run A:
// minimax
module minimax(
   opt, move,
   grid, column_counts, player, sw, clk
);
input [83:0] grid;
input [20:0] column_counts;
input player;
input sw;
input clk;
output [6:0] opt;
output move;
reg [83:0] grid_copy;
reg [83:0] grid_copy_2;
reg aimoved;
reg opponentmoved;
reg [6:0] ai;
reg [6:0] opponent;
reg [2:0] index;
reg move_r;
assign move = move_r;
reg initial_score;
reg [6:0] count;  
reg [2:0] column;
reg [6:0] opt_r;
assign opt = opt_r;
wire [8:0] optscore;
reg [8:0] optscore_r;
assign optscore = optscore_r;
wire [8:0] score;
wire [8:0] curscore;
reg [8:0] curscore_r;
assign curscore = curscore_r;
score score_(
   .score (score),
   .grid (grid_copy_2), .ai (ai), .opponent (opponent), .clk (clk)
    );
always @(posedge clk)
begin
  if (player == 0 || !sw)
  begin
    count = 0;
    move_r = 0;
    optscore_r = 0;
    opt_r = 1;
	 curscore_r = 0;
  end
  else if (count == 105)
  begin
    if(curscore >= optscore && aimoved)
    begin
      opt_r = ai;
      optscore_r = curscore_r;
    end
    move_r = 1;
    count = (count + 1) % 128;
  end
  else if (count > 105)
  begin
    move_r = 0;
  end
  else if (count % 15 == 0)
  begin
    if(count == 0)
    begin
      optscore_r = 0;
    end
    else if(curscore >= optscore && aimoved)
    begin
      opt_r = ai;
      optscore_r = curscore_r;
    end
	 initial_score = 1;
    if(column_counts[(count / 15)*3 + 2-:3] < 6)
    begin
	   column = (count / 15) % 8;
      grid_copy = grid;
      grid_copy[13 - (count / 15)*2 + column_counts[(count / 15)*3 + 2-:3] * 14-:2] = 2'b10;
      aimoved = 1;
      ai = (13 - (count / 15)*2 + column_counts[(count / 15)*3 + 2-:3] * 14) % 128;
    end
    else
    begin
      grid_copy = grid;
      aimoved = 0;
      ai = 1;
		column = 0;
    end
    count = (count + 1) % 128;
  end
  else if ((count % 15) % 2 == 1)
  begin
    if(aimoved)
	   begin
      if(column_counts[(((count % 15) - 1)/2)* 3 +2-:3] < 6 && (((count % 15) - 1)/2) != column)
      begin
        grid_copy_2 = grid_copy;
  ...
Size: ~3,600 cells after synthesis, roughly 220 flip-flops, ~0.030 mm2 of cells after synthesis.
clock: 9.33 ns
lec_check: 0
abc_area: 0
cap_margin: 20
cell_pad_in_sites_detail_placement: 0
cell_pad_in_sites_global_placement: 0
core_aspect_ratio: 1.13
core_margin: 2
core_utilization: 58
cts_cluster_diameter: 136
gpl_timing_driven: 1
hold_slack_margin: -0.09
slew_margin: 25
tns_end_percent: 5
run.sh (not shown) runs the stock make flow with config.mk's settings and CLKGATE_MAP_FILE=.
In run A the implementation completed, yet the final layout does not meet the checks, the culprit being negative setup slack.
Input changes introduced in run B (baseline for comparison: run A):
-- flow/config.mk --
<<< run A, line 17
export HOLD_SLACK_MARGIN = -0.09
export SLEW_MARGIN = 25
>>> run B, line 17
export HOLD_SLACK_MARGIN = -0.09
export MAX_ROUTING_LAYER = met4
export SETUP_SLACK_MARGIN = 1.68
export SLEW_MARGIN = 25
==> flow/constraint.sdc <==
create_clock -name core_clock -period 6.03 [get_ports {clk}]
set_input_delay 1.2060 -clock core_clock [delete_from_list [all_inputs] [get_ports {clk}]]
set_output_delay 1.2060 -clock core_clock [all_outputs]
set_load 0.01 [all_outputs]
Run A → run B: final clock period utilization by the worst path shows an increase of 83 points; wire length shows an increase of about 20%; non-clock buffer count shows an increase of about 30%; minimum setup slack among reg-to-reg paths shows a reduction of 4.57 ns; minimum clock period shows an increase of 1.27 ns. No crash in run B: every stage finished, but the layout fails its final checks due to max-capacitance violations, max-slew violations, negative setup slack. The total clock buffers created by CTS number comes out higher for run A vs run B. Run B ended up with a lower clock network power share than run A did.
[inputs] run C vs run B
==> flow/config.mk <==
export PLATFORM = sky130hd
export DESIGN_NAME = minimax
export DESIGN_NICKNAME = minimax
export VERILOG_FILES = /design/flow/design.v
export SDC_FILE = /design/flow/constraint.sdc
export NUM_CORES = 4
export LEC_CHECK = 0
export CAP_MARGIN = 20
export CORE_MARGIN = 2
export CORE_UTILIZATION = 65
export SLEW_MARGIN = 20
export TNS_END_PERCENT = 5
==> flow/constraint.sdc <==
create_clock -name core_clock -period 7.53 [get_ports {clk}]
set_input_delay 1.5060 -clock core_clock [delete_from_list [all_inputs] [get_ports {clk}]]
set_output_delay 1.5060 -clock core_clock [all_outputs]
set_load 0.01 [all_outputs]
Results
- Run C: it failed with a tool error in global routing, so there are no final results.
- Diff run C..run B | depth of the CTS H-tree | unchanged
- Note that the count of standard-cell rows recorded for run B amounts to 1.12 times the value seen in run C.
- Any difference in cell count after synthesis between run B and run C is small enough to ignore.
- Run C has floorplan-stage core utilization above what run B had.
- Summary: with run B as the reference, die boundary height in run C moved down by more than 10%.
- The final reports for run C and run B show die area lower in the former.
- Going from run B to run C, fraction of synthesized area in multiplexers neither gained nor lost much; final HPWL from detailed placement lost 3.1%; number of buffers added by the clock tree synthesis step picked up an extra 4.5%; number of cells after detailed placement lost about 3.5%; synthesized net count neither gained nor lost much.

---

minimax again, from the RTL that the note above started with.
Design minimax, start of the top module:
module minimax(
   opt, move,
   grid, column_counts, player, sw, clk
);
input [83:0] grid;
input [20:0] column_counts;
input player;
input sw;
input clk;
output [6:0] opt;
output move;
reg [83:0] grid_copy;
reg [83:0] grid_copy_2;
reg aimoved;
reg opponentmoved;
reg [6:0] ai;
reg [6:0] opponent;
reg [2:0] index;
reg move_r;
assign move = move_r;
reg initial_score;
reg [6:0] count;  
reg [2:0] column;
reg [6:0] opt_r;
assign opt = opt_r;
wire [8:0] optscore;
reg [8:0] optscore_r;
assign optscore = optscore_r;
wire [8:0] score;
wire [8:0] curscore;
reg [8:0] curscore_r;
assign curscore = curscore_r;
score score_(
   .score (score),
   .grid (grid_copy_2), .ai (ai), .opponent (opponent), .clk (clk)
    );
always @(posedge clk)
begin
  if (player == 0 || !sw)
  begin
    count = 0;
    move_r = 0;
    optscore_r = 0;
    opt_r = 1;
	 curscore_r = 0;
  end
  else if (count == 105)
  begin
    if(curscore >= optscore && aimoved)
    begin
      opt_r = ai;
  ...
export LEC_CHECK = 0
export ABC_AREA = 0
export CAP_MARGIN = 20
export CELL_PAD_IN_SITES_DETAIL_PLACEMENT = 0
export CELL_PAD_IN_SITES_GLOBAL_PLACEMENT = 0
export CORE_ASPECT_RATIO = 1.13
export CORE_MARGIN = 2
export CORE_UTILIZATION = 58
export CTS_CLUSTER_DIAMETER = 49
export CTS_CLUSTER_SIZE = 51
export GPL_TIMING_DRIVEN = 1
export HOLD_SLACK_MARGIN = 0.28
export PLACE_DENSITY_LB_ADDON = 0.03
export SLEW_MARGIN = 25
create_clock -name core_clock -period 7.94 [get_ports {clk}]
The starting point never finished: it broke off in global routing (5_1_grt).
==> next run, changes <==
Settings changed: CTS_CLUSTER_DIAMETER 49 to 51.
Effect: The new run failed in global routing (5_1_grt) (GRT-0232). Die size is unchanged. Area after synthesis stays the same. Synthesized cell count stays the same.
==> next run, changes <==
Settings changed: ABC_AREA 0 to default, CELL_PAD_IN_SITES_DETAIL_PLACEMENT 0 to default, CELL_PAD_IN_SITES_GLOBAL_PLACEMENT 0 to default, CORE_ASPECT_RATIO 1.13 to default, CORE_UTILIZATION 58 to 19, CTS_CLUSTER_DIAMETER 51 to default, CTS_CLUSTER_SIZE 51 to default, GPL_TIMING_DRIVEN 1 to default, HOLD_SLACK_MARGIN 0.28 to default, PLACE_DENSITY_LB_ADDON 0.03 to default, SLEW_MARGIN 25 to 20.
Clock period 7.94 ns to 17.2 ns, I/O delays scaled along.
Effect: With this change the flow produced a clean layout. Die size came out higher to 3.0 times its value. Synthesized cell count is unchanged. Area after synthesis does not change.
==> next run, changes <==
Settings changed: CORE_UTILIZATION 19 to 69, CTS_CLUSTER_SIZE from default to 98.
Clock period 17.2 ns to 7.33 ns, I/O delays scaled along.
Outcome: This time the run failed in clock tree synthesis (4_1_cts) with DPL-0038; synthesized cell count is unchanged; synthesized area does not change; die area drops by about 70%.
==> next run, changes <==
Settings changed: CORE_UTILIZATION 69 to 66, CTS_CLUSTER_SIZE 98 to default, MAX_ROUTING_LAYER from default to met4.
Clock period 7.33 ns to 7.73 ns, I/O delays scaled along.
Effect: With this change the flow died in global routing (5_1_grt) on GRT-0116. Area after synthesis stays the same. Die size goes up by 4.5%. Synthesized cell count is unchanged.

---

## onyx
Starting RTL as in the previous note.
clock: 8.08 ns
lec_check: 0
abc_area: 1
cap_margin: 20
cell_pad_in_sites_detail_placement: 0
core_aspect_ratio: 1.25
core_margin: 3
core_utilization: 49
cts_cluster_diameter: 295
hold_slack_margin: -0.03
min_routing_layer: met2
place_density_lb_addon: 0.13
slew_margin: 40
onyx: aborted in 5_1_grt (tool error)
Input changes introduced in garnet (baseline for comparison: onyx):
- clearing HOLD_SLACK_MARGIN, which used to be -0.03
- swapping 40 for 20 in SLEW_MARGIN
- clearing CTS_CLUSTER_DIAMETER, which used to be 295
- clearing PLACE_DENSITY_LB_ADDON, which used to be 0.13
- clearing CORE_ASPECT_RATIO, which used to be 1.25
- swapping 3 for 2 in CORE_MARGIN
- swapping 49 for 56 in CORE_UTILIZATION
- clearing MIN_ROUTING_LAYER, which used to be met2
- clearing ABC_AREA, which used to be 1
- clearing CELL_PAD_IN_SITES_DETAIL_PLACEMENT, which used to be 0
- swapping 8.08 for 6.0 in the clock period (ns, I/O delays scaled along)
[summary]
Comparing horizontal die size for garnet and onyx, the smaller number came from onyx.
Mean instance size in the synthesized netlist is lower on onyx
garnet: adder-cell share of the synthesized area is 0.31 points lower than what onyx reported.
5_1_grt: garnet exited with error
onyx has a higher simple-gate share of the synthesized area than garnet.
Modified inputs, amber compared to garnet
- MAX_ROUTING_LAYER now met4, previously not set
- CORE_UTILIZATION now 58, was 56
- SETUP_SLACK_MARGIN now 1.38, previously not set
- HOLD_SLACK_MARGIN now -0.1, previously not set
- TNS_END_PERCENT now 5, previously not set
Notes after the runs:
amber: aborted in 5_1_grt (tool error)
Per the comparison of amber with garnet, total instance count after detailed placement flat; worst setup slack before clock tree synthesis up 0.021 ns.
amber vs. garnet: area of placed instances lost 700 um^2, post-cts resize count dropped 171.
Compared amber vs garnet, and die height is down in amber.
## Diff of input files: lagoon against amber
- swapping 1.38 for -0.75 in SETUP_SLACK_MARGIN
- clearing MAX_ROUTING_LAYER, which used to be met4
- clearing TNS_END_PERCENT, which used to be 5
- clearing HOLD_SLACK_MARGIN, which used to be -0.1
- swapping 6.0 for 8.63 in the clock period (ns, I/O delays scaled along)
--- outcome ---
There was hardly any difference in area share of and/or/nand/nor cells after synthesis between amber and lagoon.
Taking amber as the reference point, the estimated wirelength of the detail-placed design of lagoon falls by about 4%.
From amber to lagoon, synthesized net count did not move at all.
amber -> lagoon: synthesized area delta 0, exact match
The post-CTS repair timing setup buffer count of lagoon exceeds that of amber by about 9%.
Although lagoon finished all stages, its layout failed final checks on capacitance limit, slew limit, setup timing.

---

Starting RTL as in the previous note.
export LEC_CHECK = 0
export CAP_MARGIN = 20
export CORE_MARGIN = 2
export CORE_UTILIZATION = 40
export SETUP_SLACK_MARGIN = -0.47
export SLEW_MARGIN = 20
create_clock -name core_clock -period 10.7 [get_ports {clk}]
The first run completed and failed the layout checks on setup timing.
Next try:
- SETUP_SLACK_MARGIN: -0.47 -> default
- clock period: 10.7 -> 14.1 ns (I/O delays scaled with it)
What happened: The new run finished clean. Utilization drops by 6.8 points. Sequential share of layout area climbs by 2.6 points. Critical path depth drops by 12.
Next try:
- CORE_UTILIZATION: 40 -> 72
- CTS_CLUSTER_DIAMETER: default -> 394
- clock period: 14.1 -> 7.79 ns (I/O delays scaled with it)
=>
- With this change the flow aborted during clock tree synthesis (4_1_cts)
- area after synthesis does not change
- die size goes down by 44%
- synthesized cell count stays the same
Next try:
- CORE_UTILIZATION: 72 -> 65
- CTS_CLUSTER_DIAMETER: 394 -> default
- clock period: 7.79 -> 10.7 ns (I/O delays scaled with it)
What happened: With this change the flow finished with timing, DRC and antenna clean; area after synthesis is unchanged; die area grows by 11%; synthesized cell count does not change.

---

minimax again, from the RTL that the note above started with.
make LEC_CHECK=0 ABC_AREA=0 CAP_MARGIN=20 CELL_PAD_IN_SITES_DETAIL_PLACEMENT=0 CELL_PAD_IN_SITES_GLOBAL_PLACEMENT=0 CORE_ASPECT_RATIO=1.13 CORE_MARGIN=2 CORE_UTILIZATION=58 CTS_CLUSTER_DIAMETER=136 CTS_CLUSTER_SIZE=51 GPL_TIMING_DRIVEN=1 HOLD_SLACK_MARGIN=0.28 SLEW_MARGIN=25 finish   # period 7.94 ns
The first run did not get past global routing (5_1_grt), error ODB-0269.
Edit:
CORE_UTILIZATION = 47   (was 58)
CTS_CLUSTER_SIZE = not set   (was 51)
HOLD_SLACK_MARGIN = not set   (was 0.28)
clock period = 9.33 ns   (was 7.94 ns; I/O delays follow)
=>
- The changed run finished with setup timing left
- die area climbs by about a fifth
- synthesized area stays the same
- synthesized cell count is unchanged
Edit:
CORE_UTILIZATION = 58   (was 47)
CTS_CLUSTER_DIAMETER = 346   (was 136)
HOLD_SLACK_MARGIN = -0.09   (was not set)
TNS_END_PERCENT = 5   (was not set)
clock period = 5.96 ns   (was 9.33 ns; I/O delays follow)
After rerunning:
- The new run completed, yet does not pass: setup timing
- clock skew rose by 20 ps
- area after synthesis stays the same
- critical path depth rose by 8
- wire length rose by 7.7%
- final area fell by 0.66%
- clock-buffer cell count rose by 1
- core utilization rose by 16 points

---

Starting RTL as in the previous note.
export LEC_CHECK = 0
export ABC_AREA = 1
export CAP_MARGIN = 25
export CORE_MARGIN = 8
export CORE_UTILIZATION = 36
export HOLD_SLACK_MARGIN = 0.12
export MAX_ROUTING_LAYER = met4
export MIN_ROUTING_LAYER = met1
export PLACE_DENSITY_LB_ADDON = 0.08
export SETUP_SLACK_MARGIN = 1.41
export SLEW_MARGIN = 20
create_clock -name core_clock -period 17.3 [get_ports {clk}]
Change:
ABC_AREA = not set   (was 1)
CAP_MARGIN = 20   (was 25)
CORE_MARGIN = 2   (was 8)
CORE_UTILIZATION = 59   (was 36)
HOLD_SLACK_MARGIN = not set   (was 0.12)
MAX_ROUTING_LAYER = not set   (was met4)
MIN_ROUTING_LAYER = not set   (was met1)
PLACE_DENSITY_LB_ADDON = not set   (was 0.08)
SETUP_SLACK_MARGIN = 2.53   (was 1.41)
clock period = 8.62 ns   (was 17.3 ns; I/O delays follow)
- The changed run did not get past global routing (5_1_grt)
- synthesized cell count goes down by 23%
- synthesized area goes up by about 4.5%
- die size goes down by about 40%
Change:
CORE_UTILIZATION = 40   (was 59)
SETUP_SLACK_MARGIN = not set   (was 2.53)
clock period = 10.7 ns   (was 8.62 ns; I/O delays follow)
Now the flow completed without violations. Synthesized cell count is unchanged. Synthesized area is unchanged. Die size rises by 47%.

---

Setup of job 1665:
Starting RTL as in the previous note.
Settings: LEC_CHECK=0, CAP_MARGIN=20, CORE_MARGIN=2, CORE_UTILIZATION=59, CTS_CLUSTER_DIAMETER=373, CTS_CLUSTER_SIZE=97, PLACE_DENSITY=0.38, SETUP_SLACK_MARGIN=2.38, SLEW_MARGIN=20, TNS_END_PERCENT=35; clock period 8.07 ns.
Job 1665: it failed with a tool error in global routing, so there are no final results.
Input changes introduced in job 5948 (baseline for comparison: job 1665):
Settings: CTS_CLUSTER_SIZE: 97 -> unset; CTS_CLUSTER_DIAMETER: 373 -> unset; PLACE_DENSITY: 0.38 -> unset; TNS_END_PERCENT: 35 -> unset; CORE_UTILIZATION: 59 -> 58; SETUP_SLACK_MARGIN: 2.38 -> -0.59; the clock period (ns, I/O delays scaled along): 8.07 -> 10.6.
## What came out
Layout checks on job 5948: not met. Flow itself completed; violations: negative setup slack. On final weighted congestion of routability-driven global placement: job 5948 sits below job 1665. Re total of flip-flops plus latches after synthesis: no difference whatsoever between job 1665 and job 5948. Re post-synthesis cell count from yosys: no difference whatsoever between job 1665 and job 5948. [compare] base=job 1665 new=job 5948: number of placement rows went up by 1.2%; clock net sink count was more or less identical. Reported for job 5948 and job 1665, yosys stat chip area turned out identical to the last digit. Diff job 1665 -> job 5948: die extent in y went up, number of placed instances, taps included shrank by 546.
The inputs of job 2395 differ from those of job 5948 as listed below.
Settings: CORE_UTILIZATION now 51, was 58; CTS_CLUSTER_SIZE now 62, previously not set; SETUP_SLACK_MARGIN no longer set, was -0.59; the clock period (ns, I/O delays scaled along) now 8.56, was 10.6.
==> results <==
Finished, but not clean: job 2395, with negative setup slack. Job 2395 vs job 5948 — clock skew rose 0.0078 ns. Cmp job 2395 and job 5948 / utilization / higher: job 2395. Clock transition at the registers of the reported paths: job 5948 vs job 2395 — no meaningful difference. Of job 2395 and job 5948, the lower setup slack belongs to job 2395. Fmax: job 2395 above job 5948. Between job 2395 and job 5948, the area occupied by registers does not differ in any meaningful way.
Changes in job 374 relative to job 2395:
Settings: a change of CORE_UTILIZATION from 51 to 58.
==> results <==
- Of the runs job 2395 and job 374, none of them finished clean.
- Job 374 did not finish: a tool error stopped it during global routing.
- Job 2395 had finished all stages when the layout checks came back failing, citing negative setup slack.
- Re total standard cell area after synthesis: no difference whatsoever between job 374 and job 2395.
- Changes observed in job 374 relative to job 2395: adder and majority cell fraction of the synthesized area comparable, height of the die moved down, instance count of the mapped netlist now sits at about the same level.
- Taking job 2395 as the reference, in job 374 number of cells in the design after placement shows a reduction of 120, placeable core area has decreased.
- The number of distinct library cells after synthesis on job 374 is in line with that on job 2395.
- Global placer's final weighted congestion came out higher on job 374 than on job 2395.
- Relative to job 2395, post-cts repair resize count increased by 6.1% in job 374.
Power figures rest on the tool's default switching activity, not on a simulated workload.
